==> flow/design.v (excerpt) <==
module top_logic(  
		clk,
		rst,
		frz,
		level,
		Dout,
		vsync,
		hsync,
		VGA_R,
		VGA_G,
		VGA_B,
		BTNU,
		BTND,
		BTNL,
		BTNR,
        seven_seg,
        sel,
        pattern_select,
         I_spi_miso,
         O_spi_sck,
         O_spi_cs,
         O_spi_mosi
);
Size in the first run: about 48 I/O pins, ~0.11 mm^2 of cells after synthesis.
make LEC_CHECK=0 ABC_AREA=0 CAP_MARGIN=20 CELL_PAD_IN_SITES_GLOBAL_PLACEMENT=0 CORE_ASPECT_RATIO=1.01 CORE_MARGIN=2 CORE_UTILIZATION=65 CTS_CLUSTER_SIZE=50 MAX_ROUTING_LAYER=met4 SETUP_SLACK_MARGIN=5.0 SLEW_MARGIN=35 TNS_END_PERCENT=85 finish   # period 19.9 ns
run.sh (not shown) runs the stock make flow with config.mk's settings and CLKGATE_MAP_FILE=.
==> next run, changes <==
Settings changed: ABC_AREA 0 to 1, CORE_UTILIZATION 65 to 44, CTS_CLUSTER_SIZE 50 to default, MAX_ROUTING_LAYER met4 to default, PLACE_DENSITY from default to 0.69.
The new run produced a clean layout. Hold slack is better by 19 ps. Worst setup slack is better by 210 ps. Global-route usage is lower by 12 points.
==> next run, changes <==
Settings changed: ABC_AREA 1 to default, CELL_PAD_IN_SITES_GLOBAL_PLACEMENT 0 to default, CORE_ASPECT_RATIO 1.01 to default, CORE_UTILIZATION 44 to 63, PLACE_DENSITY 0.69 to default, SETUP_SLACK_MARGIN 5.0 to 3.95, SLEW_MARGIN 35 to 20, TNS_END_PERCENT 85 to default.
Clock period 19.9 ns to 14.8 ns, I/O delays scaled along.
=> The changed run ran to the end with no violations. Cell area drops by 1.5%. Area after synthesis drops by 4.6%. Via count drops by 6.8%.
==> next run, changes <==
Settings changed: ABC_AREA from default to 1, CELL_PAD_IN_SITES_GLOBAL_PLACEMENT from default to 1, CORE_UTILIZATION 63 to 58, SETUP_SLACK_MARGIN 3.95 to default.
Clock period 14.8 ns to 20.0 ns, I/O delays scaled along.
First-iteration DRC count is higher by a little under a tenth.
Worst setup slack gets better by 4100 ps.
Global-route usage shrinks by 1.7 points.
Final area grows slightly.
Fmax is lower by a little under a tenth.
Die area goes up by roughly a tenth.
Register-to-register slack gains 4100 ps.

---

top_logic again, from the RTL that the note above started with.
==> flow/design.v (excerpt) <==
module top_logic(  
		clk,
		rst,
		frz,
		level,
		Dout,
		vsync,
		hsync,
		VGA_R,
		VGA_G,
		VGA_B,
		BTNU,
		BTND,
		BTNL,
		BTNR,
        seven_seg,
        sel,
        pattern_select,
         I_spi_miso,
         O_spi_sck,
         O_spi_cs,
         O_spi_mosi
);
clock: 9.76 ns
lec_check: 0
abc_area: 1
cap_margin: 20
core_margin: 2
core_utilization: 71
cts_cluster_diameter: 252
max_routing_layer: met4
slew_margin: 20
The starting point never finished: it broke off in 5_1_grt.
Then changed:
- ABC_AREA: 1 -> not set
- CORE_UTILIZATION: 71 -> 72
- CTS_CLUSTER_DIAMETER: 252 -> 94
- SETUP_SLACK_MARGIN: not set -> -0.68
- clock period: 9.76 -> 11.6 ns (I/O delays scaled with it)
Outcome: The changed run completed and failed the layout checks on setup timing. Synthesized area is lower by 4.6%. Die size drops by about 6%. Synthesized cell count fell by 14%.
Then changed:
- CORE_UTILIZATION: 72 -> 40
- CTS_CLUSTER_DIAMETER: 94 -> not set
- MAX_ROUTING_LAYER: met4 -> not set
- SETUP_SLACK_MARGIN: -0.68 -> not set
- clock period: 11.6 -> 16.9 ns (I/O delays scaled with it)
Result: The new run produced a clean layout; clock-buffer cell count is lower by 2; worst setup slack improves by 2.9 ns; wire length is lower by about 11%; non-clock buffer count decreases by 746; utilization shrinks by 37 points.
Then changed:
- ABC_AREA: not set -> 0
- CORE_UTILIZATION: 40 -> 72
- PLACE_DENSITY: not set -> 0.35
- SETUP_SLACK_MARGIN: not set -> 1.64
- clock period: 16.9 -> 9.39 ns (I/O delays scaled with it)
- The new run completed, yet does not pass: setup timing
- clock skew shrinks by 0.053 ns
- setup slack loses 5.0 ns
- core utilization increases by 44 points
- area after synthesis stays the same
- global-route usage rises by 25 points
